==> design.v <==
module ExtendMUX(
	 input[23:0] in,
	 input[1:0] ImmSrc,
	 output reg[31:0] ExtImm
	 );
	integer i;
	always @ (*)
	begin
		case(ImmSrc)
		2'b00:  
		begin
			ExtImm[7:0] = in[7:0];
			for(i=8;i<32;i=i+1)
				ExtImm[i] = in[7];
		end
		2'b01: 
		begin
			ExtImm[11:0] = in[11:0];
			for(i=12;i<32;i=i+1)
				ExtImm[i] = 'b0;
		end
		2'b10:  
		begin
			ExtImm[1:0] = 2'b00;
			ExtImm[25:2] = in[23:0];
			for(i=26;i<32;i=i+1)
				ExtImm[i] = in[23];
		end
		default:
			ExtImm = 'h00000000;
		endcase
	end
endmodule
module RegisterFile(
	input clk,
	input reset,
	input we,
	input RegSrcW,
	input[1:0] RegSrc,
	input[3:0] addr1,
	input[3:0] addr2,
	input[3:0] addr3,
	input[3:0] waddr,
	input[31:0] wdata,
	input[31:0] pcin,
	output reg[31:0] data1,
	output reg[31:0] data2,
	output reg[31:0] data3,
	output[31:0] pcout
	);
	reg[31:0] registers[15:0];
	integer idx;
	assign pcout = registers[15] + 32'd4;
	always @ (negedge clk)
	begin
		if (reset)
		begin
			for(idx=0; idx<=15; idx=idx+1) begin
				registers[idx] <= 'h00000000;
			end
		end
		else
		  begin
			if(we)
					registers[waddr] <= wdata;
		    if (RegSrcW == 1'b1) registers[15] <= pcin;
			else if (waddr != 4'b1111)
			    registers[15] <= pcin;	
		end
	end
	always @ (posedge clk)
	begin
		if (reset)
		begin
			data1 <= 'h00000000;
			data2 <= 'h00000000;
		end
		else
	    begin
			if (addr1 == 15) begin
				data1 <= registers[15] +32'd8;
			end
			else begin
				if(RegSrc[0] != 1'b1)
					data1 <= registers[addr1];
				else
					data1 <= registers[15] + 32'd8;
			end
			if (addr2 == 15) begin
				data2 <= registers[15] + 32'd8;
			end
			else
			begin
					data2 <= registers[addr2];
			end
			if (addr3 == 15) begin
				data3 <= registers[15] + 32'd8;
			end
			else begin
				data3 <= registers[addr3];
			end
		end
	end
endmodule
module armreduced(
	input clk,
	input reset,
	output[31:0] pc,
	input[31:0] inst,
	input nIRQ,
	output[3:0] be,
	output[31:0] memaddr,
	output memwrite,
	output memread,
	output[31:0] writedata,
	input[31:0] readdata
	);
	wire PCSrcD, PCSrcE, PCSrcM, PCSrcW;
	wire RegWriteD, RegWriteE, RegWriteM, RegWriteW;
	wire MemtoRegD, MemtoRegE, MemtoRegM, MemtoRegW;
	wire MemWriteD, MemWriteE, MemWriteM;
	wire [3:0] ALUControlD, ALUControlE;
	wire BranchD, BranchE, BranchTakenE;
	wire ALUSrcD, ALUSrcE;
	wire FlagWriteD, FlagWriteE;
	wire [1:0] ImmSrcD;
	wire [1:0] RegSrcD;
	wire [3:0] condE;
	wire condEx;
	wire [3:0] NZCV, FlagsE;
	wire newPCSrcE, newRegWriteE, newMemWriteE;
	wire [3:0] ALUFlags;
	wire InvalidRegD, InvalidRegE;
	wire StallF, StallD;
	wire FlushD, FlushE;
	wire FlushCtrlD;
	wire [1:0] ForwardAE, ForwardBE;
	wire[31:0] PCPlus4F, PCBranch;
	wire[31:0] NextPC;
	wire [31:0] PCF;
	wire [31:0] ResultW;
	assign be = 4'b1111;
	assign PCBranch = ALUResultE;
	assign NextPC = (BranchTakenE == 1'b1) ? PCBranch : (PCSrcW == 1'b1) ? ResultW : PCPlus4F;
	RegisterWBIF _RegisterWBIF(.clk(clk), .en(~StallF), .PC(NextPC), .PCF(PCF), .reset(reset));
	wire [31:0] instF;
	wire [31:0] instD;
	assign pc = PCF;
	assign PCPlus4F = PCF + 32'd4;
	RegisterIFID _RegisterIFID(.instF(inst), .clk(clk), .clr(FlushD), .en(~StallD), .instD(instD), .reset(reset));
	wire [1:0] OpcodeD;
	wire [3:0] ReadAddr1, ReadAddr2, WriteAddr, WA3D;
	wire [31:0] ReadData1, ReadData2, ReadData3;
	assign OpcodeD = instD[27:26];
	assign ReadAddr1 = instD[19:16];
	assign ReadAddr2 = (RegSrcD[1] == 1'b0) ? instD[3:0] : instD[15:12];
	assign WA3D = instD[15:12];
	ctrlSig _ctrlSig(.op(OpcodeD), .funct(instD[25:20]), .ALUOp(ALUControlD), .ImmSrc(ImmSrcD), .RegSrc(RegSrcD),  
		.PCSrc(PCSrcD), .RegWrite(RegWriteD), .MemWrite(MemWriteD), .MemtoReg(MemtoRegD), 
		.ALUSrc(ALUSrcD), .Svalue(FlagWriteD), .Branch(BranchD), .InvalidReg(InvalidRegD));
	wire newPCSrcD;
	assign newPCSrcD = (instD[15:12] == 4'b1111 && instD[24:21] == 4'b1101) ? 1'b1 : 1'b0;
	wire[31:0] pcoutD, pcoutE, pcoutM, pcoutW;	
	RegisterFile _RegisterFile(.clk(clk), .reset(reset), .we(RegWriteW), .RegSrcW(RegSrcW), .RegSrc(RegSrcD), 
		.addr1(ReadAddr1), .addr2(ReadAddr2), .addr3(WA3D), .waddr(WA3W), .wdata(ResultW), .pcin(PCF), 
		.data1(ReadData1), .data2(ReadData2), .data3(ReadData3), .pcout(pcoutD));
    wire IsReadAddr1_ValidD; 
    wire IsReadAddr2_ValidD;  
    assign IsReadAddr1_ValidD = ((instD[25:21] == 4'b1101 && OpcodeD == 2'b00) || BranchD)?  1'b0 : 1'b1;
    assign IsReadAddr2_ValidD = ( RegSrcD[1] == 1'b0 || (OpcodeD == 2'b01 && instD[20] == 1'b1 ) || (instD[25:21] ==4'b1101 &&
    OpcodeD == 2'b00)) ? 1'b1 : 1'b0;
	wire [31:0] ExtImmD;
	ExtendMUX _ExtendMUX(.in(instD[23:0]), .ImmSrc(ImmSrcD), .ExtImm(ExtImmD));
    wire RegSrcE;
	wire [1:0] OpcodeE;
    wire [3:0] ReadAddr1E, ReadAddr2E;
    wire [31:0] ReadData1E, ReadData2E;
    wire [3:0] WA3E, newWA3E;
    wire [31:0] ExtImmE;
	RegisterIDEXE _RegisterIDEXE(.ReadAddr1D(ReadAddr1), .ReadAddr2D(ReadAddr2), .OpcodeD(OpcodeD),
		.PCSrcD(newPCSrcD), .RegWriteD(RegWriteD), .MemtoRegD(MemtoRegD), .MemWriteD(MemWriteD),
        .ALUControlD(ALUControlD),.BranchD(BranchD),.ALUSrcD(ALUSrcD),.FlagWriteD(FlagWriteD),
		.CondD(instD[31:28]),.FlagsD(NZCV), .RegSrcD(RegSrcD[0]),
		.ReadData1D(ReadData1), .ReadData2D(ReadData2), .WriteAddress3D(WA3D),
		.ExtImmD(ExtImmD), .IsReadAddr1_ValidD(IsReadAddr1_ValidD), .IsReadAddr2_ValidD(IsReadAddr2_ValidD),
		.pcoutD(pcoutD), .clk(clk), .clr(FlushE), .reset(reset), .flushCtrlSig(FlushCtrlD),
        .ReadAddr1E(ReadAddr1E), .ReadAddr2E(ReadAddr2E), .OpcodeE(OpcodeE),
		.PCSrcE(PCSrcE),.RegWriteE(RegWriteE), .MemtoRegE(MemtoRegE),.MemWriteE(MemWriteE),
		.ALUControlE(ALUControlE),.BranchE(BranchE),.ALUSrcE(ALUSrcE), .FlagWriteE(FlagWriteE),
		.condE(condE),.FlagsE(FlagsE), .RegSrcE(RegSrcE),
		.ReadData1E(ReadData1E),.ReadData2E(ReadData2E),.WriteAddress3E(WA3E),
		.ExtImmE(ExtImmE), .IsReadAddr1_ValidE(IsReadAddr1_ValidE), .IsReadAddr2_ValidE(IsReadAddr2_ValidE), .pcoutE(pcoutE)
    );
	wire [31:0] WriteDataE, ALUResultE;
    wire [31:0] SrcAE,SrcBE; 
    wire IsReadAddr1_ValidE, IsReadAddr2_ValidE;
    assign  newWA3E = (BranchTakenE) ? 4'd14 : WA3E;
    assign SrcAE = (ForwardAE == 2'b00) ? ReadData1E : (ForwardAE == 2'b01) ? ResultW : ALUOutM;
    assign WriteDataE = (ForwardBE == 2'b00) ? ReadData2E :(ForwardBE == 2'b01) ? ResultW : ALUOutM;
    assign SrcBE = (ALUSrcE == 1'b0) ? WriteDataE : ExtImmE;
    ALU32bit _ALU32bit (.SrcA(SrcAE), .SrcB(SrcBE), .ALUOp(ALUControlE), .ALUResult(ALUResultE), .ALUFlags(ALUFlags));
	conditionUnit _conditionUnit(.FlagWriteE(FlagWriteE), .condE(condE), .FlagsE(FlagsE), .ALUFlags(ALUFlags), 
		.NZCV(NZCV), .condEx(condEx));
	assign BranchTakenE = BranchE & condEx;
    assign newPCSrcE = PCSrcE & condEx;
    assign newRegWriteE = RegWriteE & condEx;
    assign newMemWriteE = MemWriteE & condEx;
	wire [3:0] WA3M;
    wire [31:0] WriteDataM;
    wire [31:0] ALUOutM;
    wire RegSrcM;
    wire BranchTakenM, BranchTakenW;
    RegisterEXEMEM _RegisterEXEMEM(
		.PCSrcE(newPCSrcE),.RegWriteE(newRegWriteE),.MemtoRegE(MemtoRegE),.MemWriteE(newMemWriteE),
        .clk(clk), .reset(reset),
		.ALUResultE(ALUResultE),.WriteDataE(WriteDataE),.WA3E(newWA3E), .RegSrcE(RegSrcE), .pcoutE(pcoutE), .BranchTakenE(BranchTakenE), 
        .PCSrcM(PCSrcM), .RegWriteM(RegWriteM), .MemtoRegM(MemtoRegM), .MemWriteM(MemWriteM), 
        .WriteDataM(WriteDataM),.ALUOutM(ALUOutM), .WA3M(WA3M), .RegSrcM(RegSrcM), .pcoutM(pcoutM), .BranchTakenM(BranchTakenM));
	assign memaddr = ALUOutM;
    assign memread = 1'b1;  
    assign memwrite = MemWriteM;
    assign writedata = WriteDataM;
	wire [31:0] ReadDataW, ALUOutW;
	wire [3:0] WA3W;
	wire RegSrcW;
	RegisterMEMWB _RegisterMEMWB(
		.clk(clk),
		.reset(reset),
		.PCSrcM(PCSrcM),
		.RegWriteM(RegWriteM),
		.MemtoRegM(MemtoRegM),
		.ALUOutM(ALUOutM),
		.ReadDataM(readdata),
		.WA3M(WA3M),
		.RegSrcM(RegSrcM),
		.pcoutM(pcoutM),
		.BranchTakenM(BranchTakenM),
		.PCSrcW(PCSrcW),
		.RegWriteW(RegWriteW),
		.MemtoRegW(MemtoRegW),
		.ReadDataW(ReadDataW),
		.ALUOutW(ALUOutW),
		.WA3W(WA3W),
		.RegSrcW(RegSrcW),
		.pcoutW(pcoutW),
		.BranchTakenW(BranchTakenW));
	assign ResultW = (BranchTakenW) ? pcoutW : (MemtoRegW == 1'b1) ? ReadDataW : ALUOutW;
	StallforControlHazard _StallforControlHazard(.newPCSrcE(newPCSrcE), .PCSrcM(PCSrcM), .PCSrcW(PCSrcW), 
	 .BranchTakenE(BranchTakenE), .FlushD(FlushD), .FlushE(FlushE));
    StallforDataHazard _StallforDataHazard(
		.ReadRegister1(ReadAddr1), .ReadRegister2(ReadAddr2),.WriteRegisterE(WA3E),
		.OpcodeE(OpcodeE), .RegWriteE(RegWriteE), .BranchTakenE(BranchTakenE),
		.StallF(StallF),.StallD(StallD),.FlushCtrlD(FlushCtrlD), .IsReadAddr1_ValidE(IsReadAddr1_ValidE),
		.WriteRegisterW(WA3W), .RegWriteW(RegWriteW));
	ForwardforDataHazard _ForwardforDataHazard(
    	.ReadAddr1E(ReadAddr1E), .ReadAddr2E(ReadAddr2E),
		.WriteAddrM(WA3M),.regWriteM(RegWriteM),
    	.WriteAddrW(WA3W), .regWriteW(RegWriteW), 
		.ForwardAE(ForwardAE), .ForwardBE(ForwardBE),
		.IsReadAddr1_ValidE(IsReadAddr1_ValidE), 
        .IsReadAddr2_ValidE(IsReadAddr2_ValidE) 
		);
endmodule
module RegisterIFID(
    input [31:0] instF,
    input clk,
    input clr,
    input en,
    input reset,
    output reg [31:0] instD
);
    always @(negedge clk) begin
        if (clr)
            instD <= 32'd0;
        else if (reset)
            instD <= 32'd0;
        else if (en)
            instD <= instF;
        else 
            instD <= instD;
    end
endmodule
module RegisterIDEXE(
    input [3:0]ReadAddr1D,
    input [3:0]ReadAddr2D,
    input [1:0]OpcodeD,
    input PCSrcD,
    input RegWriteD,
    input MemtoRegD,
    input MemWriteD,
    input [3:0] ALUControlD,
    input BranchD,
    input ALUSrcD,
    input FlagWriteD,
    input [3:0] CondD,
    input [3:0] FlagsD,
    input RegSrcD,
    input [31:0] ReadData1D,
    input [31:0] ReadData2D,
    input [3:0] WriteAddress3D,
    input [31:0] ExtImmD,
    input flushCtrlSig,
    input InvalidRegD,
    input IsReadAddr1_ValidD,
    input IsReadAddr2_ValidD,
    input [31:0]pcoutD,
    input clk,
    input clr,
    input reset,
    output reg [3:0] ReadAddr1E,
    output reg [3:0] ReadAddr2E,
    output reg [1:0] OpcodeE,
    output reg PCSrcE,
    output reg RegWriteE,
    output reg MemtoRegE,
    output reg MemWriteE,
    output reg [3:0] ALUControlE,
    output reg BranchE,
    output reg ALUSrcE,
    output reg FlagWriteE,
    output reg [3:0] condE,
    output reg [3:0] FlagsE,
    output reg RegSrcE,
    output reg [31:0] ReadData1E,
    output reg [31:0] ReadData2E,
    output reg [3:0] WriteAddress3E,
    output reg [31:0] ExtImmE,
    output reg InvalidRegE,
    output reg IsReadAddr1_ValidE,
    output reg IsReadAddr2_ValidE,
    output reg [31:0] pcoutE
);
    always @(negedge clk) begin
        if (clr) begin
            ReadAddr1E <= 4'b0;
            ReadAddr2E <= 4'b0;
            OpcodeE <= 2'b0;
            PCSrcE <= 1'b0;
            RegWriteE <= 1'b0;
            MemtoRegE <= 1'b0;
            MemWriteE <= 1'b0;
            ALUControlE <= 4'b0000;
            BranchE <= 1'b0;
            ALUSrcE <= 1'b0;
            FlagWriteE <= 1'b0;
            condE <= 4'b0;
            RegSrcE <= 1'b0;
            ReadData1E <= 32'b0;
            ReadData2E <= 32'b0;
            WriteAddress3E <= 4'b0;
            ExtImmE <= 32'b0;
            InvalidRegE <= 1'b0;
            IsReadAddr1_ValidE <= 1'b0; 
            IsReadAddr2_ValidE <= 1'b0;
            pcoutE <= 32'b0;
            FlagsE <= 4'b0000;
        end
        else if (reset) begin
            ReadAddr1E <= 4'b0;
            ReadAddr2E <= 4'b0;
            OpcodeE <= 2'b0;
            PCSrcE <= 1'b0;
            RegWriteE <= 1'b0;
            MemtoRegE <= 1'b0;
            MemWriteE <= 1'b0;
            ALUControlE <= 4'b0000;
            BranchE <= 1'b0;
            ALUSrcE <= 1'b0;
            FlagWriteE <= 1'b0;
            condE <= 4'b0;
            RegSrcE <= 1'b0;
            FlagsE <= 4'b0;
            ReadData1E <= 32'b0;
            ReadData2E <= 32'b0;
            WriteAddress3E <= 4'b0;
            ExtImmE <= 32'b0;
            InvalidRegE <= 1'b0;
            IsReadAddr1_ValidE <= 1'b0; 
            IsReadAddr2_ValidE <= 1'b0;
            pcoutE <= 32'b0;
            FlagsE <= 4'b0000;
		end
        else begin
            if (flushCtrlSig == 1'b1) begin
                PCSrcE <= 1'b0;
                RegWriteE <= 1'b0;
                MemtoRegE <= 1'b0;
                MemWriteE <= 1'b0;
                ALUControlE <= 4'b0000;
                BranchE <= 1'b0;
                ALUSrcE <= 1'b0;
                FlagWriteE <= 1'b0;
                condE <= 4'b0;     
                RegSrcE <= 1'b0;
                InvalidRegE <= 1'b0;   
                IsReadAddr1_ValidE <= 1'b0; 
                IsReadAddr2_ValidE <= 1'b0;
            end
            else begin
                PCSrcE <= PCSrcD;
                RegWriteE <= RegWriteD;
                MemtoRegE <= MemtoRegD;
                MemWriteE <= MemWriteD;
                ALUControlE <= ALUControlD;
                BranchE <= BranchD;
                ALUSrcE <= ALUSrcD;
                FlagWriteE <= FlagWriteD;
                condE <= CondD;
                RegSrcE <= RegSrcD;
                InvalidRegE <= InvalidRegD;
                IsReadAddr1_ValidE <= IsReadAddr1_ValidD; 
                IsReadAddr2_ValidE <= IsReadAddr2_ValidD; 
            end
            ReadAddr1E <= ReadAddr1D;
            ReadAddr2E <= ReadAddr2D;
            OpcodeE <= OpcodeD;
            ReadData1E <= ReadData1D;
            ReadData2E <= ReadData2D;
            WriteAddress3E <= WriteAddress3D;
            ExtImmE <= ExtImmD;
            pcoutE <= pcoutD;
            FlagsE <= FlagsD;
        end
    end
endmodule
module RegisterEXEMEM(
   input PCSrcE,
   input RegWriteE,
   input MemtoRegE,
   input MemWriteE,
   input clk,
   input reset,
   input [31:0] ALUResultE,
   input [31:0] WriteDataE,
   input [3:0] WA3E,
   input RegSrcE,
   input [31:0]pcoutE,
   input BranchTakenE,
   output reg PCSrcM,
   output reg RegWriteM,
   output reg MemtoRegM,
   output reg MemWriteM,
   output reg [3:0] WA3M,
   output reg [31:0] WriteDataM,
   output reg [31:0] ALUOutM,
   output reg RegSrcM,
   output reg [31:0]pcoutM,
   output reg BranchTakenM
   );
   always @ (negedge clk) begin
      if (reset) begin
            PCSrcM <= 1'b0;
            RegWriteM <= 1'b0;
            MemtoRegM <= 1'b0;
            MemWriteM <= 1'b0;
            WA3M <= 4'b0;
            ALUOutM <= 32'b0;
            WriteDataM <= 32'b0;
            RegSrcM <= 1'b0;
            pcoutM <= 32'b0;
            BranchTakenM <= 1'b0;
      end
      else
            PCSrcM <= PCSrcE;
            RegWriteM <= RegWriteE;
            MemtoRegM <= MemtoRegE;
            MemWriteM <= MemWriteE;
            WA3M <= WA3E;
            ALUOutM <= ALUResultE;
            WriteDataM <= WriteDataE;
            RegSrcM <= RegSrcE;
            pcoutM <= pcoutE;
            BranchTakenM <= BranchTakenE;
      end
endmodule
module RegisterMEMWB(
   input clk,
   input reset,
   input PCSrcM,
   input RegWriteM,
   input MemtoRegM,
   input [31:0] ALUOutM,
   input [31:0] ReadDataM,
   input [3:0] WA3M,
   input RegSrcM,
   input [31:0]pcoutM,
   input BranchTakenM,
   output reg PCSrcW,
   output reg RegWriteW,
   output reg MemtoRegW,
   output reg [31:0]ReadDataW,
   output reg [31:0] ALUOutW,
   output reg [3:0] WA3W,
   output reg RegSrcW,
   output reg [31:0]pcoutW,
   output reg BranchTakenW
);
 always @ (negedge clk) begin
      if (reset) begin
            PCSrcW <= 1'b0;
            RegWriteW <= 1'b0;
            MemtoRegW <= 1'b0;
            ReadDataW <= 32'b0;
            ALUOutW <= 32'b0;
            WA3W <= 4'b0;
            RegSrcW <= 1'b0;
            pcoutW <= 32'b0;
            BranchTakenW <= 1'b0;
      end
      else
           PCSrcW <= PCSrcM;
           RegWriteW <= RegWriteM;
           MemtoRegW <= MemtoRegM;
           ReadDataW <= ReadDataM;
           ALUOutW <= ALUOutM;
           WA3W <= WA3M;
           RegSrcW <= RegSrcM;
           pcoutW <= pcoutM;
           BranchTakenW <= BranchTakenM;
      end
endmodule
module RegisterWBIF(
    input clk,
    input en,
    input [31:0] PC,
    input reset,
    output reg [31:0] PCF
);
    always @(negedge clk) begin
		if (reset)
			PCF <= 'h00000000;
        else if (en)
            PCF <= PC;
        else
            PCF <= PCF;
    end
endmodule
module StallforControlHazard(
    input newPCSrcE,
    input PCSrcM,
    input PCSrcW,
    input BranchTakenE,
    output reg FlushD,
    output reg FlushE
);
  always @(*) begin
    if (BranchTakenE == 1'b1) begin
       FlushD = 1'b1;
       FlushE = 1'b1;
    end
    else if (newPCSrcE == 1'b1 || PCSrcM == 1'b1 || PCSrcW == 1'b1) begin
       FlushD = 1'b1;
       FlushE = 1'b1;
    end
    else begin
       FlushD = 1'b0;
       FlushE = 1'b0;
    end
  end
endmodule
module StallforDataHazard(
    input [3:0] ReadRegister1,
    input [3:0] ReadRegister2,
    input [3:0] WriteRegisterE,
    input [3:0] WriteRegisterW,
    input [1:0] OpcodeE,
    input RegWriteE,
    input RegWriteW,
    input BranchTakenE,
    input IsReadAddr1_ValidE,
    output reg StallF,
    output reg StallD,
    output reg FlushCtrlD
);
    always @(*) begin
        if (RegWriteE == 1'b1 && OpcodeE == 2'b01 && (WriteRegisterE == ReadRegister1 || WriteRegisterE == ReadRegister2
    )) begin  
                StallF = 1;  
                StallD = 1;
                FlushCtrlD = 1;
          end
        else if (BranchTakenE == 1'b0 && RegWriteW == 1'b1 && (WriteRegisterW == ReadRegister1 || WriteRegisterW == ReadRegister2))
           begin StallF = 1; StallD = 1; FlushCtrlD = 1;
           end
        else begin
            StallF = 0;
            StallD = 0;
            FlushCtrlD = 0;
        end
    end
endmodule
module ForwardforDataHazard(
    input [3:0] ReadAddr1E,
    input [3:0] ReadAddr2E,
    input InvalidRegE,  
    input [3:0] WriteAddrM,
    input regWriteM,
    input [3:0] WriteAddrW,
    input regWriteW,
    input IsReadAddr1_ValidE, 
    input IsReadAddr2_ValidE, 
    output reg [1:0] ForwardAE,
    output reg [1:0] ForwardBE
);
    wire match1EM;
    wire match1EW;
    wire match2EM;
    wire match2EW;
    assign match1EM = (ReadAddr1E == WriteAddrM) ? 1'b1 : 1'b0;
    assign match1EW = (ReadAddr1E == WriteAddrW) ? 1'b1 : 1'b0;
    assign match2EM = (ReadAddr2E == WriteAddrM) ? 1'b1 : 1'b0;
    assign match2EW = (ReadAddr2E == WriteAddrW) ? 1'b1 : 1'b0;
    always @(*) begin
        begin
            if (match1EM && regWriteM)
                ForwardAE = 2'b10;
            else if (match1EW && regWriteW)
                ForwardAE = 2'b01;
            else
                ForwardAE = 2'b00;
        end
        begin
            if (match2EM && regWriteM)
                ForwardBE = 2'b10;
            else if (match2EW && regWriteW)
                ForwardBE = 2'b01;
            else
                ForwardBE = 2'b00;
        end
    end
endmodule
module ctrlSig(
	input [1:0] op,
	input [5:0] funct,
	output reg [3:0] ALUOp,
	output reg [1:0] ImmSrc,
	output reg [1:0] RegSrc,
	output reg PCSrc,
	output reg RegWrite,
	output reg MemWrite,
	output reg MemtoReg,
	output reg ALUSrc,
	output reg Svalue,
	output reg Branch,
	output reg InvalidReg
	);
	wire [3:0] cmd = funct[4:1];
	wire cmpOnly = (cmd[3:2] == 2'b10);
	always @ (*)
	begin
		ALUOp = 4'b0100;
		ImmSrc = 2'b00;
		RegSrc = 2'b00;
		PCSrc = 1'b0;
		RegWrite = 1'b0;
		MemWrite = 1'b0;
		MemtoReg = 1'b0;
		ALUSrc = 1'b0;
		Svalue = 1'b0;
		Branch = 1'b0;
		InvalidReg = 1'b0;
		case(op)
		2'b00:  
		begin
			ALUOp = cmd;
			ImmSrc = 2'b00;
			ALUSrc = funct[5];
			RegWrite = ~cmpOnly;
			Svalue = funct[0] | cmpOnly;
		end
		2'b01:  
		begin
			ALUOp = funct[3] ? 4'b0100 : 4'b0010;
			ImmSrc = 2'b01;
			ALUSrc = 1'b1;
			RegWrite = funct[0];
			MemtoReg = funct[0];
			MemWrite = ~funct[0];
			RegSrc = {~funct[0], 1'b0};
		end
		2'b10:  
		begin
			ALUOp = 4'b0100;
			ImmSrc = 2'b10;
			ALUSrc = 1'b1;
			RegSrc = 2'b01;
			Branch = 1'b1;
			RegWrite = funct[4];
		end
		default: ;
		endcase
	end
endmodule
module ALU32bit(
	input [31:0] SrcA,
	input [31:0] SrcB,
	input [3:0] ALUOp,
	output reg [31:0] ALUResult,
	output [3:0] ALUFlags
	);
	reg [32:0] sum;
	reg arith;
	reg [31:0] opA, opB;
	always @ (*)
	begin
		arith = 1'b0;
		opA = SrcA;
		opB = SrcB;
		sum = 33'd0;
		case(ALUOp)
		4'b0000, 4'b1000: ALUResult = SrcA & SrcB;        
		4'b0001, 4'b1001: ALUResult = SrcA ^ SrcB;        
		4'b0010, 4'b0110, 4'b1010:                        
		begin
			arith = 1'b1;
			opB = ~SrcB;
			sum = {1'b0, SrcA} + {1'b0, ~SrcB} + 33'd1;
			ALUResult = sum[31:0];
		end
		4'b0011, 4'b0111:                                 
		begin
			arith = 1'b1;
			opA = SrcB;
			opB = ~SrcA;
			sum = {1'b0, SrcB} + {1'b0, ~SrcA} + 33'd1;
			ALUResult = sum[31:0];
		end
		4'b0100, 4'b0101, 4'b1011:                        
		begin
			arith = 1'b1;
			sum = {1'b0, SrcA} + {1'b0, SrcB};
			ALUResult = sum[31:0];
		end
		4'b1100: ALUResult = SrcA | SrcB;                 
		4'b1101: ALUResult = SrcB;                        
		4'b1110: ALUResult = SrcA & ~SrcB;                
		default: ALUResult = ~SrcB;                       
		endcase
	end
	assign ALUFlags[3] = ALUResult[31];
	assign ALUFlags[2] = (ALUResult == 32'd0);
	assign ALUFlags[1] = arith & sum[32];
	assign ALUFlags[0] = arith & (opA[31] == opB[31]) & (ALUResult[31] != opA[31]);
endmodule
module conditionUnit(
	input FlagWriteE,
	input [3:0] condE,
	input [3:0] FlagsE,
	input [3:0] ALUFlags,
	output [3:0] NZCV,
	output reg condEx
	);
	wire N = FlagsE[3];
	wire Z = FlagsE[2];
	wire C = FlagsE[1];
	wire V = FlagsE[0];
	always @ (*)
	begin
		case(condE)
		4'b0000: condEx = Z;                  
		4'b0001: condEx = ~Z;                 
		4'b0010: condEx = C;                  
		4'b0011: condEx = ~C;                 
		4'b0100: condEx = N;                  
		4'b0101: condEx = ~N;                 
		4'b0110: condEx = V;                  
		4'b0111: condEx = ~V;                 
		4'b1000: condEx = C & ~Z;             
		4'b1001: condEx = ~C | Z;             
		4'b1010: condEx = (N == V);           
		4'b1011: condEx = (N != V);           
		4'b1100: condEx = ~Z & (N == V);      
		4'b1101: condEx = Z | (N != V);       
		default: condEx = 1'b1;               
		endcase
	end
	assign NZCV = (FlagWriteE & condEx) ? ALUFlags : FlagsE;
endmodule
==> run.sh <==
#!/bin/bash
# the make line also repeats each setting of config.mk as NAME=value (left out here)
make -C /OpenROAD-flow-scripts/flow DESIGN_CONFIG=/design/flow/config.mk WORK_HOME=/design/flow/orfs CLKGATE_MAP_FILE= finish
==> config.mk <==
export PLATFORM = sky130hd
export DESIGN_NAME = armreduced
export DESIGN_NICKNAME = armreduced
export VERILOG_FILES = /design/flow/design.v
export SDC_FILE = /design/flow/constraint.sdc
export NUM_CORES = 4
export LEC_CHECK = 0
export CAP_MARGIN = 20
export CELL_PAD_IN_SITES_GLOBAL_PLACEMENT = 1
export CORE_MARGIN = 6
export CORE_UTILIZATION = 18
export CTS_CLUSTER_SIZE = 32
export MAX_ROUTING_LAYER = met4
export MIN_ROUTING_LAYER = met1
export PLACE_DENSITY_LB_ADDON = 0.26
export SETUP_SLACK_MARGIN = 0.2
export SLEW_MARGIN = 5
==> constraint.sdc <==
create_clock -name core_clock -period 10.6 [get_ports {clk}]
set_input_delay 2.1200 -clock core_clock [delete_from_list [all_inputs] [get_ports {clk}]]
set_output_delay 2.1200 -clock core_clock [all_outputs]
set_load 0.01 [all_outputs]
==> notes.org, run 1 <==
* Implementation run

** Yosys
- Simple-gate portion of the synthesized area :: 18.52%
- The synthesized netlist was found by Yosys to have 5502 cells.
- Most common cell in the netlist :: sky130_fd_sc_hd__nor2_1
- Yosys reports that the most numerous cell types are sky130_fd_sc_hd__nor2_1, sky130_fd_sc_hd__nand2_1, sky130_fd_sc_hd__edfxtp_1.
- Portion of the post-synthesis area used by sequential elements :: a little under half
- Sorting the synthesized cells by area gives the leading types as sky130_fd_sc_hd__edfxtp_1, sky130_fd_sc_hd__dfxtp_1, sky130_fd_sc_hd__mux4_2, sky130_fd_sc_hd__nor2_1, sky130_fd_sc_hd__nand2_1.
- Most area-hungry cell type in the Yosys netlist :: sky130_fd_sc_hd__edfxtp_1
- Adder-cell share of the synthesized area :: 3.533%
- Largest type area fraction :: 28.98%
- Synthesis area per yosys :: between 50000 and 60000 µm²
- XOR/XNOR Area Share :: approximately 2.1%
- Fraction of registers with async set or reset after synthesis :: 0%
- The post-synth count of flops with an enable pin is a little over 500.
- Library cells used by synthesis :: 112
- Most common flop cell mapped by yosys :: sky130_fd_sc_hd__edfxtp_1
- The Yosys step of the flow raised 13 warnings.
- In the synthesized netlist, the dominant kind of combinational cell is simple AND/OR/NAND/NOR gates.
- A synthesized cell averages between 9 and 10 µm².
- The synthesized netlist occupies a cell area of around 53000 µm².
- Per the synth log, the flip-flop and latch total comes to 1010.
- Synthesis produced between 5000 and 6000 cells.
- Area fraction in compound gates after synthesis :: 14.07%
- The synthesis run shows multiplexers occupying 9.558% of the cell area.

** Setup path
- The capture point of the worst register-to-register path is recorded as _RegisterFile.data2[17].
- The longest incremental delay of any stage on the critical path is reported as 0.97 ns.
- Grouping stages by cell kind, the critical path spends the most delay in buffers and inverters.
- The critical path maximum fanout is 5.
- Depth of the critical timing path with buffers and inverters included :: 1
- The signal on the critical path passes through clkdlybuf4s50_1.
- Worst flop-to-flop path startpoint :: _RegisterIFID.instD[27]
- Across all register-to-register paths, the minimum setup slack is 1.03 ns.
- The worst setup path is launched from a flop.
- Data on the critical path arrives at its endpoint at 7.57 ns.
- Required @ worst endpoint :: around 8.5 ns
- Count of buffering cells on the critical path with inverters included :: 1
- By startpoint and endpoint, the worst setup path is classified as flop to output port.
- Slowest stage cell, crit path :: sky130_fd_sc_hd__clkdlybuf4s50_1
- Setup crit end kind :: output port
- Start point of the critical path :: _RegisterWBIF.PCF[11]
- End of the critical path :: pc[11]
- Counting cells, the worst reg-to-reg path comes to 14.

** Global routing
- Per the GRT congestion report, total overflow comes to 0.
- The initial antenna violation count came to 21.
- The via count of the first global-routing pass came to 47861.
- Met3 capacity usage during global routing :: 3.452%
- For this run, global-route usage on met1 was measured as 20.92%.
- Entering global routing, the biggest net connects 83 pins.
- M2 GR Usage :: 24.89%
- The global routing stage identified its most utilized layer as met2.
- Global-route wire length before repair :: between 300000 and 400000 µm
- In the global route stage, overall resource usage came out at 16.14%.

** Cells and area
- The flow measured a signed area growth from synthesis to layout of 27.53%.
- Leaving out filler cells and counting taps, the final layout contains 10508.
- Number of nets at the end of the flow :: 6720
- Fraction of the core area covered by cells at the end of the flow :: between 20% and 30%
- After filler insertion, the fill cell instance count of the layout stands at 31827.

** Worst hold path
- The path class of the tightest hold or removal check is flop to flop.
- Hold analysis shows the worst path with a depth of 0.
- Beginning of the worst hold path :: _RegisterEXEMEM.pcoutM[23]
- Worst Hold Endpoint :: _RegisterMEMWB.pcoutW[23]

** Placement
- The buffer_ports step reported a buffer count of roughly 160.
- Weighted congestion at the end of routability-driven global placement :: 0.8890
- Post-Place Cells :: 9321
- HPWL after detailed placement :: 182500 µm
- The pre-CTS setup check shows a worst slack of 1.080 ns.

** Detailed routing
- The wire length recorded after detailed routing is roughly 250000 µm.
- The first routing iteration left 3959 violations.
- After detailed routing, the number of remaining DRC violations is 0.
- In this run the remaining antenna-violating nets after routing total 0.
- First-pass iteration count of the detailed router :: 6
- After detailed routing, the average wire length per cell comes to 23.96 µm.
- Routed vias :: 47769
- Vias per cell :: 4.546

** Power and ir drop
- P_sw :: 5.230 mW
- Power attributed to combinational cells is 3.22 mW.
- Share of power burned in registers :: 33.9%
- In this run switching power makes up 38.31% of total power.
- Per report_power, the top consumer among the power groups is clock.
- The flow reports that combinational logic draws 23.6% of the design power.
- Power per cell area :: 201.8 nW/µm²
- Peak supply drop :: approximately 0.00018 V
- The clock network power reported by the tool is 5.80 mW.
- In the power breakdown, the internal column shows 8.422 mW.
- For this design the static power due to leakage is about 28 nW.
- Clock power frac :: 42.5%
- Sequential logic power :: 4.62 mW

** Die
- The chip occupies 307900 µm².
- Die Y :: about 550 µm
- In this run the standard cell core region covers 292100 µm².
- IO Count :: 169
- Horizontal extent of the die :: approximately 550 µm
- Core Density at Floorplan :: 18.17%
- The initialized floorplan defines 198 standard-cell rows.

** Final timing
- On the final layout, the worst clock skew is 0.04972 ns.
- Slack of the critical path :: roughly 0.9 ns
- Hold slack final :: 0.3061 ns
- After routing, the total negative slack on setup checks comes to 0 ns.
- Setup violations, final :: 0
- Worst-margin pin slew :: roughly 1.1 ns
- Unrepaired setup endpoints after global routing :: false
- Hold-check failures listed in the final report amount to 0.
- Worst slew margin relative to its limit :: 24.48%
- Max Transition Viols Final :: 0

** Clock tree
- TritonCTS built the clock tree.
- Maximum number of buffers from clock root to sink :: 3
- Number of post-CTS setup repair buffers :: 0
- Clock tree synthesis found a total of 1010 sinks.
- Clock-pin slew was measured on the worst setup and hold paths at 0.04 ns.
- TritonCTS Buffers :: ~130
- Root buffer cell :: sky130_fd_sc_hd__clkbuf_16
- Hold-fix buffer count after cts :: 0
- Clock latency on the worst-skew pair, taken at its later pin, is 0.78 ns.
- The clock tree synthesis step divided the H-tree into 4 levels.
- Gates resized during post-CTS repair numbered 0.

** Run
- The tool warning count for the run is 1082.
- The run reported a max-capacitance violation count of 0.

** Outcome
- The run finished with no timing, DRC or antenna violations.
[routing by layer]
metal / part of all wire (%) / up-vias
li1: - / 21768
met1: 45 / 23952
met2: 46 / 1752
met3: 5.8 / 297
met4: 2.7 / 0
met5: 0 / -
[per-stage QoR]
step	power (mW)	instance area [µm²]
after global routing	14.48	67650
after floorplan	6.769	53070
final	13.65	67660
after CTS	13.83	67600
after detailed placement	8.370	59830
after global placement	8.363	59820
[layout make-up]
cell class | instances | area (µm²) | area share, %
Antenna cell | 7 | 17.52 | 0.02589
Clock buffer | 146 | 3515 | 5.194
Clock inverter | 1032 | 4257 | 6.291
Inverter | 141 | 531.8 | 0.7859
Multi-Input combinational cell | 3911 | 25650 | 37.91
Sequential cell | 1010 | 25360 | 37.48
Tap cell | 3900 | 4880 | 7.212
Timing Repair Buffer | 361 | 3456 | 5.107
==> inputs of run 2 (changes only) <==
- ABC_AREA: unset -> 1
- CELL_PAD_IN_SITES_GLOBAL_PLACEMENT: 1 -> unset
- CORE_MARGIN: 6 -> 2
- CORE_UTILIZATION: 18 -> 72
- CTS_CLUSTER_DIAMETER: unset -> 93
- CTS_CLUSTER_SIZE: 32 -> 58
- MAX_ROUTING_LAYER: met4 -> unset
- MIN_ROUTING_LAYER: met1 -> unset
- PLACE_DENSITY_LB_ADDON: 0.26 -> 0.27
- SETUP_SLACK_MARGIN: 0.2 -> unset
- SLEW_MARGIN: 5 -> 20
- clock period: 10.6 -> 17.6 ns (I/O delays scaled with it)
==> notes.org, run 2 <==
* Implementation run

** Die
- The area of the chip was 79390 µm² (-74%).
- The height of the die was 281.8 µm (-49%).
- The floorplan utilization was 72.90% (+55 points).
- IO Count :: 169 (unchanged)
- Site Rows :: 101 (-49%)
- The horizontal die size came to 281.8 µm (-49%).
- Area of the core region :: 76200 µm² (-74%)

** Yosys
- Total number of yosys warnings :: 13 (unchanged)
- Area fraction in compound gates after synthesis :: 17.52% (+3.4 points)
- The post-synthesis area per instance came to 7.692 µm² (-20%).
- The proportion of netlist area held by the largest area contributor came to 27.68% (-1.3 points).
- Most area-hungry cell type in the Yosys netlist :: sky130_fd_sc_hd__edfxtp_1
- The post-synthesis instance area is 55550 µm² (+4.7%).
- Top cells by area in the synthesized netlist :: sky130_fd_sc_hd__edfxtp_1, sky130_fd_sc_hd__dfxtp_1, sky130_fd_sc_hd__nor2_1, sky130_fd_sc_hd__nand2_1, sky130_fd_sc_hd__o21ai_0
- By instance count, the leading cell after synthesis is sky130_fd_sc_hd__nor2_1.
- The synthesized instance count came to 7222 (+31%).
- Yosys cell count :: 7222 (+31%)
- Library cells used by synthesis :: 76 (-32%)
- In the synthesized netlist, the cells that appear most often are sky130_fd_sc_hd__nor2_1, sky130_fd_sc_hd__nand2_1, sky130_fd_sc_hd__inv_1.
- Fraction of synthesized area in multiplexers :: 0% (-9.6 points)
- Portion of the post-synthesis area used by sequential elements :: 45.62% (-2.1 points)
- The chip area estimate from yosys synthesis is 55550 µm² (+4.7%).
- Fraction of registers with async set or reset after synthesis :: 0% (unchanged)
- For reference, the top logic cell family by area is simple AND/OR/NAND/NOR gates.
- Synth Register Bits :: 1010 (unchanged)
- The arithmetic-cell share of the synthesized area counting full adders, half adders and majority gates came to 3.374% (-0.16 points).
- Number of flops mapped to enable cells by yosys :: 512 (unchanged)
- Most common flop cell mapped by yosys :: sky130_fd_sc_hd__edfxtp_1
- XOR/XNOR Area Share :: 1.070% (-1.0 points)
- Simple-gate portion of the synthesized area :: 23.06% (+4.5 points)

** Clock tree
- CTS H-Tree Depth :: 2 (-2)
- Root buffer cell :: sky130_fd_sc_hd__clkbuf_16
- The count of clock tree sinks was 1010 (unchanged).
- The number of buffers inserted by hold repair at cts came to 0 (unchanged).
- The total setup buffers inserted after CTS is 0 (unchanged).
- The total of cells resized after clock tree synthesis was 0 (unchanged).
- Maximum number of buffers from clock root to sink :: 3 (unchanged)
- The number of clock buffers inserted by TritonCTS is 34 (-75%).

** Placement
- The global placer's final weighted congestion came to 1.119 (+26%).
- The placed instance count is 8053 (-14%).
- The final HPWL from detailed placement was 160900 µm (-12%).
- The number of buffers added on ports is 162 (unchanged).

** Outcome
- Fail Step :: global routing (5_1_grt)
- Result of the run :: aborted with a tool error
## run 2: stage by stage
step	worst slack, ns	instance area [µm²]
4_1_cts	2.446	62400
3_3_place_gp	2.035	57320
3_5_place_dp	1.998	57320
2_1_floorplan	3.084	55570
==> inputs of run 3 (changes only) <==
- ABC_AREA: 1 -> unset
- CORE_UTILIZATION: 72 -> 66
- CTS_CLUSTER_DIAMETER: 93 -> unset
- CTS_CLUSTER_SIZE: 58 -> 52
- HOLD_SLACK_MARGIN: unset -> 0.29
- PLACE_DENSITY_LB_ADDON: 0.27 -> unset
- SETUP_SLACK_MARGIN: unset -> 2.33
- TNS_END_PERCENT: unset -> 5
- clock period: 17.6 -> 9.41 ns (I/O delays scaled with it)
==> notes.org, run 3 <==
* Implementation run

** Outcome
- The flow did not finish.
- Fail Step :: global routing (5_1_grt)
- First Error :: [ERROR GRT-0116] Global routing finished with congestion. Check the congestion regions in the DRC Viewer.

** Die
- IO Count :: 169 (unchanged)
- The floorplan utilization was 66.94% (-6.0 points).
- Die Outline Area :: 82670 µm² (+4.1%)
- The core area was 79260 µm² (+4.0%).
- Site Rows :: 103 (+2.0%)
- Horizontal extent of the die :: 287.5 µm (+2.0%)
- The height of the die came to 287.5 µm (+2.0%).

** Placement
- The number of buffers added on ports was 162 (unchanged).
- The global placer's final weighted congestion was 1.025 (-8.4%).
- Place WS :: 0.5578 ns (-1.440 ns)
- HPWL after detailed placement :: 133900 µm (-17%)

** Yosys
- Adder-cell share of the synthesized area :: 3.533% (+0.16 points)
- Area fraction in compound gates after synthesis :: 14.07% (-3.4 points)
- The post-synthesis instance area is 53060 µm² (-4.5%).
- The share of synthesized cell area in and, or, nand and nor gates is 18.52% (-4.5 points).
- The main area contributors are sky130_fd_sc_hd__edfxtp_1, sky130_fd_sc_hd__dfxtp_1, sky130_fd_sc_hd__mux4_2, sky130_fd_sc_hd__nor2_1, sky130_fd_sc_hd__nand2_1.
- Post-synthesis cell count :: 5502 (-24%)
- Per the synthesis report, the dominant area consumer among library cells is sky130_fd_sc_hd__edfxtp_1.
- In the synthesized netlist the dominant register cell turns out to be sky130_fd_sc_hd__edfxtp_1.
- sky130_fd_sc_hd__nor2_1 is the most common cell in the netlist.
- Yosys cell count :: 5502 (-24%)
- Portion of the post-synthesis area used by sequential elements :: 47.77% (+2.1 points)
- The count of state elements after synthesis was 1010 (unchanged).
- Library cells used by synthesis :: 112 (+47%)
- The fraction of registers with async set or reset after synthesis was 0% (unchanged).
- Largest family of logic cells by area :: simple AND/OR/NAND/NOR gates
- Total number of yosys warnings :: 13 (unchanged)
- Synthesis area per yosys :: 53060 µm² (-4.5%)
- The xor/xnor cell area share of the yosys netlist is 2.113% (+1.0 points).
- Post-Synthesis Mean Instance Area :: 9.643 µm² (+25%)
- Fraction of synthesized area in multiplexers :: 9.558% (+9.6 points)
- Counting instances in the post-synthesis netlist gives the leading cell types as sky130_fd_sc_hd__nor2_1, sky130_fd_sc_hd__nand2_1, sky130_fd_sc_hd__edfxtp_1.
- Largest type area fraction :: 28.98% (+1.3 points)
- The number of flops mapped to enable cells by yosys was 512 (unchanged).

** Global routing
- Total routing resource utilization after global routing :: about four fifths
- Global-route congestion overflow total :: approximately 56

** Clock tree
- Maximum number of buffers from clock root to sink :: 3 (unchanged)
- Clock tree synthesis selected as its root buffer the cell sky130_fd_sc_hd__clkbuf_16.
- The depth of the CTS H-tree is 3 (+1).
- The number of clock buffers inserted by TritonCTS was 105 (+210%).
- Hold-fix buffer count after cts :: 0 (unchanged)
- The count of clock tree sinks is 1010 (unchanged).
[run 3: layer usage]
metal / GRT usage, % / GRT overflow
met5: 36.69 / 0
met2: 92.66 / 25
met4: 78.24 / 31
met3: 70.15 / 0
met1: 80.29 / 0
[run 3: metrics by stage]
stage | instances | cell area (µm²)
detailed placement | 6422 | 55850
global placement | 6422 | 55850
floorplan | 5506 | 53280
CTS | 7744 | 66770
[run 3: what timing repair did]
| action | in CTS |
|---|---|
| resized | 819 |
| buffers inserted | 142 |
| endpoints found under the setup margin | 1370 |
| cloned | 40 |
| pin swaps | 108 |
==> inputs of run 4 (changes only) <==
- ABC_AREA: unset -> 1
- CELL_PAD_IN_SITES_DETAIL_PLACEMENT: unset -> 0
- CELL_PAD_IN_SITES_GLOBAL_PLACEMENT: unset -> 1
- CORE_ASPECT_RATIO: unset -> 0.56
- CORE_UTILIZATION: 66 -> 72
- CTS_CLUSTER_SIZE: 52 -> 28
- GPL_ROUTABILITY_DRIVEN: unset -> 0
- GPL_TIMING_DRIVEN: unset -> 0
- HOLD_SLACK_MARGIN: 0.29 -> 0.14
- MAX_ROUTING_LAYER: unset -> met4
- PLACE_DENSITY_LB_ADDON: unset -> 0.23
- SETUP_SLACK_MARGIN: 2.33 -> unset
- TNS_END_PERCENT: 5 -> 10
- clock period: 9.41 -> 9.66 ns (I/O delays scaled with it)
==> notes.org, run 4 <==
* Implementation run

** Die
- Die Outline Area :: 79490 µm² (-3.9%)
- The floorplan utilization was 72.48% (+5.5 points).
- Site Rows :: 76 (-26%)
- Area of the core region :: 76640 µm² (-3.3%)
- The height of the die came to 211.9 µm (-26%).
- The horizontal die size came to 375.2 µm (+30%).

** Yosys
- The biggest area contributor in the post-synthesis netlist is sky130_fd_sc_hd__edfxtp_1.
- The synthesis report lists the most area-consuming cells as sky130_fd_sc_hd__edfxtp_1, sky130_fd_sc_hd__dfxtp_1, sky130_fd_sc_hd__nor2_1, sky130_fd_sc_hd__nand2_1, sky130_fd_sc_hd__o21ai_0.
- Most common flop cell mapped by yosys :: sky130_fd_sc_hd__edfxtp_1
- Synthesis area per yosys :: 55550 µm² (+4.7%)
- The synthesized instance count was 7222 (+31%).
- The area fraction in compound gates was 17.52% (+3.4 points).
- The fraction of registers with async set or reset after synthesis was 0% (unchanged).
- Number of flops mapped to enable cells by yosys :: 512 (unchanged)
- The arithmetic-cell share of the synthesized area counting full adders, half adders and majority gates was 3.374% (-0.16 points).
- Largest family of logic cells by area :: simple AND/OR/NAND/NOR gates
- The count of state elements after synthesis is 1010 (unchanged).
- Total number of yosys warnings :: 13 (unchanged)
- Fraction of synthesized area in multiplexers :: 0% (-9.6 points)
- The xor/xnor cell area share of the yosys netlist is 1.070% (-1.0 points).
- Portion of the post-synthesis area used by sequential elements :: 45.62% (-2.1 points)
- The proportion of netlist area held by the largest area contributor is 27.68% (-1.3 points).
- The post-synthesis area per instance was 7.692 µm² (-20%).
- Library cells used by synthesis :: 76 (-32%)
- Most frequent cells after synthesis :: sky130_fd_sc_hd__nor2_1, sky130_fd_sc_hd__nand2_1, sky130_fd_sc_hd__inv_1
- Sorting the synthesis cell report by count puts at the top sky130_fd_sc_hd__nor2_1.
- Simple-gate portion of the synthesized area :: 23.06% (+4.5 points)
- The post-synthesis instance area is 55550 µm² (+4.7%).
- Yosys cell count :: 7222 (+31%)

** Outcome
- The first error in the log reads "[ERROR FLW-0024] Place density exceeds 1.0 (current PLACE_DENSITY_LB_ADDON =  0.23). Please check if the value of  PLACE_DENSITY_LB_ADDON is between 0 and 0.99".
- Result of the run :: aborted with a tool error
- Fail Step :: global placement without I/O (3_1_place_gp_skip_io)
==> inputs of run 5 (changes only) <==
- ABC_AREA: 1 -> unset
- CELL_PAD_IN_SITES_DETAIL_PLACEMENT: 0 -> unset
- CELL_PAD_IN_SITES_GLOBAL_PLACEMENT: 1 -> unset
- CORE_ASPECT_RATIO: 0.56 -> unset
- CORE_UTILIZATION: 72 -> 70
- CTS_CLUSTER_SIZE: 28 -> 22
- GPL_ROUTABILITY_DRIVEN: 0 -> unset
- GPL_TIMING_DRIVEN: 0 -> unset
- HOLD_SLACK_MARGIN: 0.14 -> unset
- MAX_ROUTING_LAYER: met4 -> unset
- PLACE_DENSITY_LB_ADDON: 0.23 -> unset
- SETUP_SLACK_MARGIN: unset -> 1.76
- TNS_END_PERCENT: 10 -> unset
- clock period: 9.66 -> 9.41 ns (I/O delays scaled with it)
==> notes.org, run 5 <==
* Implementation run

** Placement
- According to the dpl log, the detail-placed design has an HPWL of around 130000 µm.
- Timing analysis after detailed placement gives a worst setup slack of 0.6520 ns.
- Weighted congestion at the end of routability-driven global placement :: 1.056
- Number of input and output port buffers inserted :: about 160

** Yosys
- By area, the combinational part of the netlist is dominated by simple AND/OR/NAND/NOR gates.
- XOR/XNOR Area Share :: 2.113% (+1.0 points)
- Fraction of synthesized area in multiplexers :: 9.558% (+9.6 points)
- The count of state elements after synthesis is 1010 (unchanged).
- The number of distinct standard cells referenced by the synthesized netlist is 112 (+47%).
- Most frequent cells after synthesis :: sky130_fd_sc_hd__nor2_1, sky130_fd_sc_hd__nand2_1, sky130_fd_sc_hd__edfxtp_1
- Number of flops mapped to enable cells by yosys :: 512 (unchanged)
- Post-Synthesis Mean Instance Area :: 9.643 µm² (+25%)
- The most common cell in the synthesized netlist is sky130_fd_sc_hd__nor2_1.
- The main area contributors are sky130_fd_sc_hd__edfxtp_1, sky130_fd_sc_hd__dfxtp_1, sky130_fd_sc_hd__mux4_2, sky130_fd_sc_hd__nor2_1, sky130_fd_sc_hd__nand2_1.
- Largest type area fraction :: 28.98% (+1.3 points)
- The number of warnings reported in the yosys synthesis log was 13 (unchanged).
- Adder-cell share of the synthesized area :: 3.533% (+0.16 points)
- Post-synthesis cell count :: 5502 (-24%)
- Area fraction in compound gates after synthesis :: 14.07% (-3.4 points)
- The share of synthesized cell area in and, or, nand and nor gates was 18.52% (-4.5 points).
- The total cells reported by yosys after synthesis is 5502 (-24%).
- Of all cell types, the one taking the most synthesized area is sky130_fd_sc_hd__edfxtp_1.
- Synthesis area per yosys :: 53060 µm² (-4.5%)
- Portion of the post-synthesis area used by sequential elements :: 47.77% (+2.1 points)
- Post-synth the commonest register cell is sky130_fd_sc_hd__edfxtp_1.
- The fraction of registers with async set or reset after synthesis was 0% (unchanged).
- Combined area of all synthesized cells :: 53060 µm² (-4.5%)

** Outcome
- Result of the run :: aborted with a tool error
- It got as far as global routing (5_1_grt) and failed there.
- First Error :: [ERROR GRT-0116] Global routing finished with congestion. Check the congestion regions in the DRC Viewer.

** Clock tree
- The clock net in this run drives a total of 1010 sinks.
- Clock tree synthesis inserted a total of 103 buffers.
- Hold-fix buffer count after cts :: 0
- The H-tree was split into 3 levels.
- In this run the deepest clock path goes through 3 buffers.
- Root buffer cell :: sky130_fd_sc_hd__clkbuf_16

** Die
- The height of the die was 279.3 µm (+32%).
- The row count is 100 (+32%).
- Pin placement for this block handled 169 I/O pins.
- The area of the chip is 78010 µm² (-1.9%).
- Horizontal extent of the die :: 279.3 µm (-26%)
- The floorplan utilization came to 71.03% (-1.5 points).
- The core area came to 74700 µm² (-2.5%).

** Global routing
- Total routing resource utilization after global routing :: 88.87%
- Summed over all layers, the global routing overflow is around 400.
[run 5: per-stage QoR]
stage	hold WS (ns)	cell area, µm²	power (mW)	util [%]	instances
2_1_floorplan	0.3096	53500	7.632	-	5506
3_3_place_gp	0.3099	55840	8.887	74.75	6347
3_5_place_dp	0.3121	55850	8.941	74.77	6348
4_1_cts	0.3046	64680	15.02	86.59	7584
[run 5: routing by layer]
metal | global-route usage (%) | GRT overflow
met5 | 65.79 | 4
met4 | 89.67 | 147
met3 | 82.76 | 36
met2 | 97.29 | 184
met1 | 87.28 | 28
[run 5: what timing repair did]
item                       4_1_cts
pin swaps                       14
resized                        703
hold endpoints to repair         0
setup endpoints to repair      608
cloned                          14
buffers inserted                88
==> inputs of run 6 (changes only) <==
- CORE_ASPECT_RATIO: unset -> 1.99
- CORE_UTILIZATION: 70 -> 27
- CTS_CLUSTER_SIZE: 22 -> unset
- PLACE_DENSITY_LB_ADDON: unset -> 0.11
- SETUP_SLACK_MARGIN: 1.76 -> 5.0
- TNS_END_PERCENT: unset -> 25
- clock period: 9.41 -> 18.4 ns (I/O delays scaled with it)
==> notes.org, run 6 <==
* Implementation run

** Power and ir drop
- Clock power frac :: 40.3%
- Peak supply drop :: around 0.000089 V
- Total power for the finished layout comes to 7.751 mW.
- Lkg Pwr :: just under 30 nW
- Relative contribution of combinational cells to total power :: 25.2%
- Net switching is 39.04% of the power.
- Power attributed to the clock group is 3.12 mW.
- The power report puts the net switching power at 3.026 mW.
- In the power breakdown, the internal column shows 4.725 mW.
- The flow reports power dissipated in sequential cells as 2.67 mW.
- Top power group :: clock
- Power spread over the standard cell area amounts to 112.9 nW/µm².
- The flow reports power dissipated in combinational cells as 1.96 mW.
- Share of power burned in registers :: 34.5%

** Yosys
- Adder-cell share of the synthesized area :: 3.533% (unchanged)
- Fraction of registers with async set or reset after synthesis :: 0% (unchanged)
- The portion of the post-synthesis area used by sequential elements came to 47.77% (unchanged).
- Total number of yosys warnings :: 13 (unchanged)
- The share of synthesized cell area in and, or, nand and nor gates was 18.52% (unchanged).
- The synthesized instance count is 5502 (unchanged).
- The number of flops mapped to enable cells by yosys came to 512 (unchanged).
- The number of distinct standard cells referenced by the synthesized netlist was 112 (unchanged).
- Area fraction in compound gates after synthesis :: 14.07% (unchanged)
- The synthesis run shows the most used standard cells to be sky130_fd_sc_hd__nor2_1, sky130_fd_sc_hd__nand2_1, sky130_fd_sc_hd__edfxtp_1.
- Most area-hungry cell type in the Yosys netlist :: sky130_fd_sc_hd__edfxtp_1
- By area the synthesized netlist is led by sky130_fd_sc_hd__edfxtp_1, sky130_fd_sc_hd__dfxtp_1, sky130_fd_sc_hd__mux4_2, sky130_fd_sc_hd__nor2_1, sky130_fd_sc_hd__nand2_1.
- Yosys cell count :: 5502 (unchanged)
- Most common flop cell mapped by yosys :: sky130_fd_sc_hd__edfxtp_1
- Fraction of synthesized area in multiplexers :: 9.558% (unchanged)
- The post-synthesis area per instance was 9.643 µm² (unchanged).
- Largest family of logic cells by area :: simple AND/OR/NAND/NOR gates
- XOR/XNOR Area Share :: 2.113% (unchanged)
- Largest type area fraction :: 28.98% (unchanged)
- Combined area of all synthesized cells :: 53060 µm² (unchanged)
- Most common cell in the netlist :: sky130_fd_sc_hd__nor2_1
- Synthesis area per yosys :: 53060 µm² (unchanged)
- The count of state elements after synthesis is 1010 (unchanged).

** Setup path
- The data arrival time reported for the critical path is 5.84 ns.
- Per the timing report, the most critical flop-to-flop path finishes at _RegisterFile.data2[19].
- Logic depth along the worst register-to-register path is recorded as 15.
- The report shows a maximum critical-path fanout of 3.
- The cell family contributing the most delay on the critical path is simple AND/OR/NAND/NOR gates.
- Start point of the critical path :: reset
- The slowest stage of the critical path belongs to the cell sky130_fd_sc_hd__or4b_4.
- The startpoint identified for the worst register-to-register timing path is _RegisterIFID.instD[27].
- Slowest cell delay on critical path :: 0.50 ns
- Data on the critical path is required at its endpoint by 9.85 ns.
- The critical path crosses 8 cells after its start point.
- Cell Chain, Critical Path :: buf_16 > nor3_4 > o21ai_4 > nor2_4 > or4b_4 > nor4bb_4 > nand4_1 > nand2_1
- Setup crit end kind :: flop
- End of the critical path :: _RegisterIDEXE.FlagsE[2]
- The worst setup path is of the input pin to flop kind.
- Reg2Reg Setup Slack :: between 4 and 5 ns
- Count of buffering cells on the critical path with inverters included :: 1
- Type of origin of the critical path :: input pin

** Worst hold path
- Worst hold-check path type :: flop to flop
- Hold Path Stages :: 0
- Worst Hold Endpoint :: _RegisterMEMWB.pcoutW[19]
- Per the hold report, the tightest min-delay path originates at _RegisterEXEMEM.pcoutM[19].

** Final timing
- Worst slew margin relative to its limit :: 2.645%
- Hold slack final :: 0.3129 ns
- The final hold violation count recorded for this run is 0.
- Max Transition Viols Final :: 0
- Setup repair after global routing could not meet its margin everywhere.
- Largest clock skew in the final design :: approximately 0.035 ns
- The final layout reports a setup TNS of 0 ns.
- The pin closest to its max-slew limit shows a slew of 1.457 ns.
- Slack of the critical path :: 4.010 ns
- Setup violations, final :: 0

** Global routing
- The initial antenna violation count was 5.
- Total routing resource utilization after global routing :: 26.01%
- Via count of the first global-routing pass :: 50250
- Global-route congestion overflow total :: 0
- Largest net degree at the start of global routing :: roughly 120
- The first global-routing pass estimated 370100 µm of wire.

** Die
- Horizontal extent of the die :: 318.2 µm (+14%)
- Core Density at Floorplan :: 27.15% (-44 points)
- The core area came to 195400 µm² (+160%).
- The height of the die is 629.3 µm (+130%).
- The area of the chip is 200300 µm² (+160%).
- The row count was 229 (+130%).
- The number of primary I/O pins was 169 (unchanged).

** Cells and area
- Per the layout report, the design carries 20202 filler cells.
- P&R area growth vs syn :: 29.37%
- After the last flow step, the layout net total stands at between 6000 and 7000.

** Placement
- The post-placement worst setup slack is 2.320 ns (+1.668 ns).
- The final HPWL from detailed placement came to 183400 µm (+38%).
- Weighted congestion at the end of routability-driven global placement :: 0.9476 (-10%)
- Number of input and output port buffers inserted :: 162 (unchanged)

** Clock tree
- TritonCTS built the clock tree.
- The count of clock tree sinks came to 1010 (unchanged).
- Root buffer cell :: sky130_fd_sc_hd__clkbuf_16
- The depth of the CTS H-tree was 3 (unchanged).
- The maximum number of buffers from clock root to sink was 3 (unchanged).
- Later-pin clock latency in the skew report :: ~0.74 ns
- TritonCTS Buffers :: 103 (unchanged)
- For reference, the clock transition at the flip-flops on the worst setup and hold paths is 0.04 ns.

** Run
- Warnings raised by the tools during the run amount to roughly 1100.
- The tool flagged a number of max-cap violations equal to 0.

** Detailed routing
- Total wire length after detailed routing :: 279400 µm
- The routed layout reports a DRC error count of 0.
- Once iteration 0 of detailed routing completed, the report listed 3434 DRC markers.
- In the routed layout, each cell is associated on average with a via count of 5.309.
- Final antenna-violating net count :: 0
- Routed wire per std cell :: approximately 30 µm
- Routed vias :: 49200
- First-pass iteration count of the detailed router :: 6

** Outcome
- The run finished with no timing, DRC or antenna violations.
-- run 6: stage by stage --
stage	cell area (µm²)	utilization [%]	instances
after floorplan	53310	-	5506
after global placement	57600	29.47	7900
after detailed placement	57640	29.50	7902
after CTS	67280	34.43	9190
after global routing	68630	35.12	9264
final	68640	35.13	9267
-- run 6: repair_timing --
item                                    4_1_cts  5_1_grt
pin swaps                                    12        6
gates resized                               655      153
setup buffers                               126       49
hold buffers                                  0        0
gates cloned                                 26       22
endpoints found under the setup margin     1359     1287
-- run 6: metal layers --
metal  track usage, %  vias up  share of wire, %
li1                 -    22051                 -
met1            24.15    24293                32
met2            48.13     2023                53
met3            4.265      831               4.4
met4            24.07        2                11
met5                0        -            0.0047
-- run 6: layout make-up --
type | instances | area [µm²] | area share [%]
multi-input cells | 3935 | 26320 | 38.34
flip-flops and latches | 1010 | 25620 | 37.33
repair buffers | 499 | 5843 | 8.513
clock inverters | 1031 | 4483 | 6.531
well taps | 2541 | 3179 | 4.632
clock buffers | 106 | 2653 | 3.865
inverters | 141 | 531.8 | 0.7747
diodes | 4 | 10.01 | 0.01458
==> inputs of run 7 (changes only) <==
- CORE_ASPECT_RATIO: 1.99 -> unset
- CORE_UTILIZATION: 27 -> 61
- MAX_ROUTING_LAYER: unset -> met4
- PLACE_DENSITY_LB_ADDON: 0.11 -> unset
- SETUP_SLACK_MARGIN: 5.0 -> 2.38
- TNS_END_PERCENT: 25 -> unset
- clock period: 18.4 -> 9.41 ns (I/O delays scaled with it)
==> notes.org, run 7 <==
* Implementation run

** Yosys
- Total number of yosys warnings :: 13 (unchanged)
- The post-synthesis instance area is 53060 µm² (unchanged).
- The count of state elements after synthesis came to 1010 (unchanged).
- The cell type that accounts for the most area after synthesis is sky130_fd_sc_hd__edfxtp_1.
- Most frequent cells after synthesis :: sky130_fd_sc_hd__nor2_1, sky130_fd_sc_hd__nand2_1, sky130_fd_sc_hd__edfxtp_1
- Most common cell in the netlist :: sky130_fd_sc_hd__nor2_1
- The fraction of registers with async set or reset after synthesis was 0% (unchanged).
- Area fraction in compound gates after synthesis :: 14.07% (unchanged)
- The post-synthesis area per instance was 9.643 µm² (unchanged).
- Yosys cell count :: 5502 (unchanged)
- The synthesized instance count came to 5502 (unchanged).
- The number of flops mapped to enable cells by yosys is 512 (unchanged).
- Looking at the cell usage after synthesis, the top flip-flop cell is sky130_fd_sc_hd__edfxtp_1.
- Largest type area fraction :: 28.98% (unchanged)
- The portion of the post-synthesis area used by sequential elements is 47.77% (unchanged).
- The arithmetic-cell share of the synthesized area counting full adders, half adders and majority gates was 3.533% (unchanged).
- Largest family of logic cells by area :: simple AND/OR/NAND/NOR gates
- Simple-gate portion of the synthesized area :: 18.52% (unchanged)
- The xor/xnor cell area share of the yosys netlist came to 2.113% (unchanged).
- The number of distinct standard cells referenced by the synthesized netlist is 112 (unchanged).
- The mux share of post-synthesis cell area was 9.558% (unchanged).
- Synthesis area per yosys :: 53060 µm² (unchanged)
- Top cells by area in the synthesized netlist :: sky130_fd_sc_hd__edfxtp_1, sky130_fd_sc_hd__dfxtp_1, sky130_fd_sc_hd__mux4_2, sky130_fd_sc_hd__nor2_1, sky130_fd_sc_hd__nand2_1

** Die
- The number of primary I/O pins was 169 (unchanged).
- Die Outline Area :: 89350 µm² (-55%)
- Horizontal extent of the die :: 298.9 µm (-6.1%)
- The row count came to 108 (-53%).
- Die Y :: 298.9 µm (-53%)
- Core Density at Floorplan :: 61.35% (+34 points)
- The core area was 86480 µm² (-56%).

** Clock tree
- The count of clock tree sinks is 1010 (unchanged).
- The number of clock buffers inserted by TritonCTS came to 107 (+3.9%).
- CTS H-Tree Depth :: 3 (unchanged)
- Hold-fix buffer count after cts :: 0 (unchanged)
- CTS placed an instance of sky130_fd_sc_hd__clkbuf_16 at the clock tree root.
- Maximum number of buffers from clock root to sink :: 3 (unchanged)

** Placement
- HPWL after detailed placement :: 131100 µm (-29%)
- Number of input and output port buffers inserted :: 162 (unchanged)
- The instance area at placement is 56280 µm² (-2.4%).
- The global placer's final weighted congestion came to 1.029 (+8.6%).
- The post-placement worst setup slack was 0.8112 ns (-1.509 ns).

** Global routing
- Total routing resource utilization after global routing :: 99.59%
- Global-route congestion overflow total :: 6320

** Outcome
- Result of the run :: aborted with a tool error
- The stage where the run came to a stop is global routing (5_1_grt).
- First Error :: [ERROR GRT-0116] Global routing finished with congestion. Check the congestion regions in the DRC Viewer.
run 7: what timing repair did:
item                       4_1_cts
pin swaps                      106
setup endpoints to repair     1334
cloned                         113
resized                       1377
buffers inserted               275
run 7: metrics by stage:
stage | hold WS (ns) | instances
after CTS | 0.3066 | 8048
after detailed placement | 0.3121 | 6516
after global placement | 0.3100 | 6516
after floorplan | 0.3096 | 5506
run 7: layer usage:
metal | overflow | global-route usage (%)
met4 | 877 | 89.60
met2 | 2081 | 105.8
met5 | - | -
met1 | 2086 | 100.8
met3 | 1276 | 95.61
Power figures rest on the tool's default switching activity, not on a simulated workload.
